== amber ==
==> flow/design.v <==
`timescale 1ns/1ps
module pic_buffer_v2 #(
    parameter DSIZE = 8,
    parameter IMAGE_WIDTH = 256,
    parameter IMAGE_LENGTH= 256,
    parameter BUFFER_SIZE = IMAGE_WIDTH*2+3
) (
	input               clk, 
    input               rst_n,
    input               frame_start,
    input               shift,
	input  [DSIZE-1:0]  sr_in,
    output rng_flag,
    output              sr_pixel_valid,
    output [DSIZE-1:0]  sr_pixel_0, sr_pixel_1, sr_pixel_2,
    output [DSIZE-1:0]  sr_pixel_3, sr_pixel_4, sr_pixel_5,
    output [DSIZE-1:0]  sr_pixel_6, sr_pixel_7, sr_pixel_8 
);
localparam IMAGE_SIZE           = IMAGE_WIDTH*IMAGE_LENGTH;
localparam ISIZE                = $clog2(IMAGE_SIZE+1);
localparam STARTING_OFFSET      = IMAGE_WIDTH+1;
localparam BUFFER_TOP_OFFSET    = IMAGE_WIDTH+2-1;
localparam BUFFER_BOT_OFFSET    = IMAGE_SIZE-IMAGE_WIDTH-1;
localparam WSIZE                = $clog2(IMAGE_WIDTH+1);
localparam CSIZE                = $clog2(STARTING_OFFSET);
localparam TOP_LIMIT = 2*IMAGE_WIDTH-1;
localparam BOT_LIMIT = IMAGE_SIZE-IMAGE_WIDTH-1;
reg [DSIZE-1:0] sr [BUFFER_SIZE-1:0];
reg 			sr_valid;
reg [ISIZE-1:0] image_counter;
reg [WSIZE-1:0] column_counter;
reg [CSIZE-1:0] offset_counter;
wire bottom_shift;
wire init_tag,t_tag,rm_tag,b_tag,r_tag,cm_tag,l_tag;
reg activate_rng;
assign rng_flag = activate_rng;
always @(posedge clk, negedge rst_n) begin
    if (!rst_n) begin
        activate_rng    <= 1'b0;
    end else begin
        if (offset_counter == IMAGE_WIDTH || offset_counter == IMAGE_WIDTH + 1) begin
            activate_rng <= 1'b1;
        end else if (!shift) begin
            activate_rng <= 1'b0;
        end
    end
end
always @(posedge clk, negedge rst_n) begin
    if (!rst_n) begin
        image_counter   <=  'd0;
        column_counter  <=  'd0;
        offset_counter <='d0;
        sr_valid        <= 1'b0;
    end else if (frame_start) begin
        image_counter       <=  'd0;
        offset_counter      <=  'd0;
        column_counter      <=  'd0;
        sr_valid            <= 1'b0;
    end else if ((shift) && (offset_counter <  STARTING_OFFSET)) begin
        sr_valid            <= 1'b0;
        image_counter       <=  'd0;
        column_counter      <=  'd0;
        if (offset_counter == STARTING_OFFSET-1) begin
            offset_counter  <= STARTING_OFFSET;
        end else begin
            offset_counter  <= offset_counter + 'd1;
        end
    end else if (((shift || bottom_shift) && init_tag) && (image_counter != IMAGE_SIZE)) begin
        sr_valid <= 1'b1;
        image_counter <= image_counter + 1;
        if ( column_counter == IMAGE_WIDTH) begin
            column_counter <= 'd1;
        end else begin
            column_counter <= column_counter+ 1;
        end
    end else if ((image_counter == IMAGE_SIZE)) begin
        sr_valid <= 1'b0;
        image_counter <=  'd0;
    end
end
integer n;
always @ (posedge clk)begin
    for (n = BUFFER_SIZE-1; n>0; n = n-1) begin
        sr[n] <= sr[n-1];
    end
    if (shift == 1'b1) begin
        sr[0] <= sr_in;
    end else begin
        sr[0] <= 'd0;
    end
end
assign sr_pixel_valid = sr_valid;
assign bottom_shift = sr_valid && image_counter >= IMAGE_SIZE - IMAGE_WIDTH - 1 && image_counter  <= IMAGE_SIZE;
assign init_tag = offset_counter == STARTING_OFFSET;
assign l_tag    = sr_valid && column_counter == 'd1;
assign r_tag    = sr_valid && column_counter == IMAGE_WIDTH;
assign t_tag    = sr_valid && image_counter  <= 0+IMAGE_WIDTH;
assign b_tag    = sr_valid && image_counter  >= IMAGE_SIZE - IMAGE_WIDTH + 1 && image_counter  <= IMAGE_SIZE;
assign cm_tag   = sr_valid && !(r_tag || l_tag);
assign rm_tag   = sr_valid && !(t_tag || b_tag);
assign sr_pixel_0 = 
(t_tag)?(   
        (r_tag)?    (sr[IMAGE_WIDTH * 1 + 2]):
        (cm_tag)?   (sr[IMAGE_WIDTH * 1 + 2]):
                    (sr[IMAGE_WIDTH * 1 + 1]) 
):(
(rm_tag)?(
        (r_tag)?    (sr[IMAGE_WIDTH * 2 + 2]):
        (cm_tag)?   (sr[IMAGE_WIDTH * 2 + 2]):
                    (sr[IMAGE_WIDTH * 2 + 1]) 
):(
(b_tag)?(
        (r_tag)?    (sr[IMAGE_WIDTH * 2 + 2]):
        (cm_tag)?   (sr[IMAGE_WIDTH * 2 + 2]):
                    (sr[IMAGE_WIDTH * 2 + 1]) 
):('d0)
));
assign sr_pixel_1 = 
(t_tag)?(   
        (r_tag)?    (sr[IMAGE_WIDTH * 1 + 1]):
        (cm_tag)?   (sr[IMAGE_WIDTH * 1 + 1]):
                    (sr[IMAGE_WIDTH * 1 + 1]) 
):(
(rm_tag)?(
        (r_tag)?    (sr[IMAGE_WIDTH * 2 + 1]):
        (cm_tag)?   (sr[IMAGE_WIDTH * 2 + 1]):
                    (sr[IMAGE_WIDTH * 2 + 1]) 
):(
(b_tag)?(
        (r_tag)?    (sr[IMAGE_WIDTH * 2 + 1]):
        (cm_tag)?   (sr[IMAGE_WIDTH * 2 + 1]):
                    (sr[IMAGE_WIDTH * 2 + 1]) 
):('d0)
));
assign sr_pixel_2 = 
(t_tag)?(   
        (r_tag)?    (sr[IMAGE_WIDTH * 1 + 1]):
        (cm_tag)?   (sr[IMAGE_WIDTH * 1 + 0]):
                    (sr[IMAGE_WIDTH * 1 + 0]) 
):(
(rm_tag)?(
        (r_tag)?    (sr[IMAGE_WIDTH * 2 + 1]):
        (cm_tag)?   (sr[IMAGE_WIDTH * 2 + 0]):
                    (sr[IMAGE_WIDTH * 2 + 0]) 
):(
(b_tag)?(
        (r_tag)?    (sr[IMAGE_WIDTH * 2 + 1]):
        (cm_tag)?   (sr[IMAGE_WIDTH * 2 + 0]):
                    (sr[IMAGE_WIDTH * 2 + 0]) 
):('d0)
));
assign sr_pixel_3 = 
(t_tag)?(   
        (r_tag)?    (sr[IMAGE_WIDTH * 1 + 2]):
        (cm_tag)?   (sr[IMAGE_WIDTH * 1 + 2]):
                    (sr[IMAGE_WIDTH * 1 + 1]) 
):(
(rm_tag)?(
        (r_tag)?    (sr[IMAGE_WIDTH * 1 + 2]):
        (cm_tag)?   (sr[IMAGE_WIDTH * 1 + 2]):
                    (sr[IMAGE_WIDTH * 1 + 1]) 
):(
(b_tag)?(
        (r_tag)?    (sr[IMAGE_WIDTH * 1 + 2]):
        (cm_tag)?   (sr[IMAGE_WIDTH * 1 + 2]):
                    (sr[IMAGE_WIDTH * 1 + 1]) 
):('d0)
));
assign sr_pixel_4 = sr[IMAGE_WIDTH * 1 + 1]; 
assign sr_pixel_5 = 
(t_tag)?(   
        (r_tag)?    (sr[IMAGE_WIDTH * 1 + 1]):
        (cm_tag)?   (sr[IMAGE_WIDTH * 1 + 0]):
                    (sr[IMAGE_WIDTH * 1 + 0]) 
):(
(rm_tag)?(
        (r_tag)?    (sr[IMAGE_WIDTH * 1 + 1]):
        (cm_tag)?   (sr[IMAGE_WIDTH * 1 + 0]):
                    (sr[IMAGE_WIDTH * 1 + 0]) 
):(
(b_tag)?(
        (r_tag)?    (sr[IMAGE_WIDTH * 1 + 1]):
        (cm_tag)?   (sr[IMAGE_WIDTH * 1 + 0]):
                    (sr[IMAGE_WIDTH * 1 + 0]) 
):('d0)
));
assign sr_pixel_6 = 
(t_tag)?(   
        (r_tag)?    (sr[IMAGE_WIDTH * 0 + 2]):
        (cm_tag)?   (sr[IMAGE_WIDTH * 0 + 2]):
                    (sr[IMAGE_WIDTH * 0 + 1]) 
):(
(rm_tag)?(
        (r_tag)?    (sr[IMAGE_WIDTH * 0 + 2]):
        (cm_tag)?   (sr[IMAGE_WIDTH * 0 + 2]):
                    (sr[IMAGE_WIDTH * 0 + 1]) 
):(
(b_tag)?(
        (r_tag)?    (sr[IMAGE_WIDTH * 1 + 2]):
        (cm_tag)?   (sr[IMAGE_WIDTH * 1 + 2]):
                    (sr[IMAGE_WIDTH * 1 + 1]) 
):('d0)
));
assign sr_pixel_7 = 
(t_tag)?(   
        (r_tag)?    (sr[IMAGE_WIDTH * 0 + 1]):
        (cm_tag)?   (sr[IMAGE_WIDTH * 0 + 1]):
                    (sr[IMAGE_WIDTH * 0 + 1]) 
):(
(rm_tag)?(
        (r_tag)?    (sr[IMAGE_WIDTH * 0 + 1]):
        (cm_tag)?   (sr[IMAGE_WIDTH * 0 + 1]):
                    (sr[IMAGE_WIDTH * 0 + 1]) 
):(
(b_tag)?(
        (r_tag)?    (sr[IMAGE_WIDTH * 1 + 1]):
        (cm_tag)?   (sr[IMAGE_WIDTH * 1 + 1]):
                    (sr[IMAGE_WIDTH * 1 + 1]) 
):('d0)
));
assign sr_pixel_8 = 
(t_tag)?(   
        (r_tag)?    (sr[IMAGE_WIDTH * 0 + 1]):
        (cm_tag)?   (sr[IMAGE_WIDTH * 0 + 0]):
                    (sr[IMAGE_WIDTH * 0 + 0]) 
):(
(rm_tag)?(
        (r_tag)?    (sr[IMAGE_WIDTH * 0 + 1]):
        (cm_tag)?   (sr[IMAGE_WIDTH * 0 + 0]):
                    (sr[IMAGE_WIDTH * 0 + 0]) 
):(
(b_tag)?(
        (r_tag)?    (sr[IMAGE_WIDTH * 1 + 1]):
        (cm_tag)?   (sr[IMAGE_WIDTH * 1 + 0]):
                    (sr[IMAGE_WIDTH * 1 + 0]) 
):('d0)
 ));
endmodule
Settings: LEC_CHECK=0, ABC_AREA=1, CAP_MARGIN=20, CORE_ASPECT_RATIO=0.83, CORE_MARGIN=2, CORE_UTILIZATION=72, PLACE_DENSITY=0.66, SLEW_MARGIN=20, SYNTH_MEMORY_MAX_BITS=16384; clock period 2.7 ns.
run.sh (not shown) runs the stock make flow with config.mk's settings and CLKGATE_MAP_FILE=.
Status: amber FAILED at clock tree synthesis (4_1_cts) (tool error)
Changes in fjord relative to amber:
Settings: ABC_AREA no longer set, was 1; CORE_ASPECT_RATIO no longer set, was 0.83; PLACE_DENSITY now 0.6, was 0.66; CORE_UTILIZATION now 50, was 72; the clock period (ns, I/O delays scaled along) now 4.6, was 2.7.
Notes after the runs:
fjord: full flow OK, the timing, DRC and antenna checks passed
Placer congestion estimate was higher in the run labelled amber.
The lower standard-cell row count came out of amber.
Per the comparison of fjord with amber, total nets after synthesis went down; post-place setup slack went up.


## v27
// pic_buffer_v2: RTL as listed in full above, without the edits since
clock: 2.7 ns
lec_check: 0
abc_area: 0
cap_margin: 20
core_aspect_ratio: 0.83
core_margin: 2
core_utilization: 72
place_density: 0.66
setup_slack_margin: 0.78
slew_margin: 20
synth_memory_max_bits: 16384
v27 | ERROR | clock tree synthesis (4_1_cts)
#### Input delta (v1 over v27)
Settings: CORE_ASPECT_RATIO now 0.5, was 0.83; ABC_AREA now 1, was 0; PLACE_DENSITY no longer set, was 0.66; CTS_CLUSTER_SIZE now 100, previously not set; PLACE_DENSITY_LB_ADDON now 0.0, previously not set; CTS_CLUSTER_DIAMETER now 373, previously not set; SETUP_SLACK_MARGIN now 0.23, was 0.78; TNS_END_PERCENT now 5, previously not set; the clock period (ns, I/O delays scaled along) now 1.51, was 2.7.
==> comparison <==
v1 failed in detailed placement (3_5_place_dp) with DPL-0033.
Taking v27 as the reference, in v1 floorplan utilization rose 0.33 points; width of the die up 29%; post-synthesis instance area roughly the same; synthesized cell count rose 4.3%; total core area did not really move.
Edits applied to the flow inputs when going from v1 to v53:
Settings: ABC_AREA changed from 1 to 0; SETUP_SLACK_MARGIN changed from 0.23 to 0.76; CORE_ASPECT_RATIO changed from 0.5 to 0.83; PLACE_DENSITY_LB_ADDON removed (was 0.0); TNS_END_PERCENT removed (was 5); PLACE_DENSITY newly set to 0.66; CTS_CLUSTER_SIZE removed (was 100); CTS_CLUSTER_DIAMETER removed (was 373); the clock period (ns, I/O delays scaled along) changed from 1.51 to 2.7.
--- outcome ---
v53 is listed as incomplete: the tool reported an error in clock tree synthesis (4_1_cts) and the run ended there. v53 vs. v1: synthesized cell count went down by about 4%. The number of distinct standard cells referenced by the synthesized netlist reported for v53 is greater than that of v1 by 16. Area enclosed by the die boundary, v1 and v53: larger value in v1. Going from v1 to v53, mux cell area share after synthesis rose 0.70 points; starting density of the core fell by 0.33 points; die boundary height climbed about 28%; chip width dropped 110 um; number of nets produced by synthesis dropped 199. Synthesized area across v1 and v53: no real change.
Inputs modified between v53 and v21:
Settings: CORE_ASPECT_RATIO removed (was 0.83); PLACE_DENSITY changed from 0.66 to 0.6; ABC_AREA removed (was 0); SETUP_SLACK_MARGIN removed (was 0.76); CORE_UTILIZATION changed from 72 to 50; the clock period (ns, I/O delays scaled along) changed from 2.7 to 4.47.
## What came out
- v53 | ERROR | clock tree synthesis (4_1_cts)
- v21: PASS, flow complete, no timing, DRC or antenna violations
- Arithmetic-cell share of the synthesized area counting full adders, half adders and majority gates came out exactly the same in v53 and v21.
- Re post-synthesis simple-gate area fraction: no difference whatsoever between v53 and v21.
- Standard cell area after detailed placement delta (v53 -> v21): insignificant
- Looking at post-placement cell count, v21 sits 672 higher than v53 does.


Setup of rev 12:
// pic_buffer_v2: RTL as listed in full above, without the edits since
make LEC_CHECK=0 ABC_AREA=1 CAP_MARGIN=20 CORE_MARGIN=2 CORE_UTILIZATION=72 CTS_CLUSTER_DIAMETER=199 CTS_CLUSTER_SIZE=10 PLACE_DENSITY_LB_ADDON=0.14 SLEW_MARGIN=20 SYNTH_MEMORY_MAX_BITS=16384 finish   # period 3.25 ns
For rev 12, the flow was terminated by a tool error in clock tree synthesis and produced no final design.
The following lists how rev 13 was set up differently from rev 12:
Settings: changing CTS_CLUSTER_SIZE from 10 to 96; removing PLACE_DENSITY_LB_ADDON (formerly 0.14); setting CORE_ASPECT_RATIO to 0.5 for the first time; setting PLACE_DENSITY to 0.42 for the first time; setting TNS_END_PERCENT to 20 for the first time; changing CTS_CLUSTER_DIAMETER from 199 to 383; changing the clock period (ns, I/O delays scaled along) from 3.25 to 2.48.
### Flow results
Run status, rev 13: aborted in detailed placement, error DPL-0033
Between rev 13 and rev 12, the part of the Yosys area used for sequential elements does not differ in any meaningful way.
Changes observed in rev 13 relative to rev 12: core box area has decreased; simple-gate area share of the yosys netlist has remained practically unchanged; die outline width has increased.
Comparing rev 13 with rev 12, the die size came out essentially unchanged.
Rev 13 vs rev 12 on count of standard-cell rows: rev 13 is the lower one.


// pic_buffer_v2: RTL as listed in full above, without the edits since
clock: 3.62 ns
lec_check: 0
cap_margin: 20
core_margin: 2
core_utilization: 70
cts_cluster_size: 48
place_density: 0.6
slew_margin: 20
synth_memory_max_bits: 16384
The baseline stopped in clock tree synthesis (4_1_cts) with DPL-0033.
Edit:
ABC_AREA = 1   (was default)
CORE_UTILIZATION = 72   (was 70)
CTS_CLUSTER_DIAMETER = 383   (was default)
CTS_CLUSTER_SIZE = 96   (was 48)
PLACE_DENSITY = 0.42   (was 0.6)
SETUP_SLACK_MARGIN = 0.37   (was default)
TNS_END_PERCENT = 5   (was default)
clock period = 2.48 ns   (was 3.62 ns; I/O delays follow)
The changed run died in detailed placement (3_5_place_dp), error DPL-0033.
Die size shrinks by 2.5%.
Area after synthesis is about the same.
Synthesized cell count grows by 4.3%.
Edit:
ABC_AREA = default   (was 1)
CORE_UTILIZATION = 43   (was 72)
CTS_CLUSTER_DIAMETER = default   (was 383)
CTS_CLUSTER_SIZE = default   (was 96)
PLACE_DENSITY = 0.6   (was 0.42)
SETUP_SLACK_MARGIN = default   (was 0.37)
TNS_END_PERCENT = default   (was 5)
clock period = 4.47 ns   (was 2.48 ns; I/O delays follow)
What happened: This time the run produced a clean layout. Synthesized cell count shrinks by 4.1%. Synthesized area hardly moves. Die area rises by 66%.
Edit:
ABC_AREA = 1   (was default)
CORE_ASPECT_RATIO = 0.5   (was default)
CORE_UTILIZATION = 72   (was 43)
CTS_CLUSTER_DIAMETER = 313   (was default)
CTS_CLUSTER_SIZE = 100   (was default)
SETUP_SLACK_MARGIN = 0.23   (was default)
TNS_END_PERCENT = 5   (was default)
clock period = 1.51 ns   (was 4.47 ns; I/O delays follow)
Effect: The new run failed in detailed placement (3_5_place_dp) on DPL-0033. Die size drops by 40%. Synthesized cell count climbs by 4.3%. Synthesized area hardly moves.
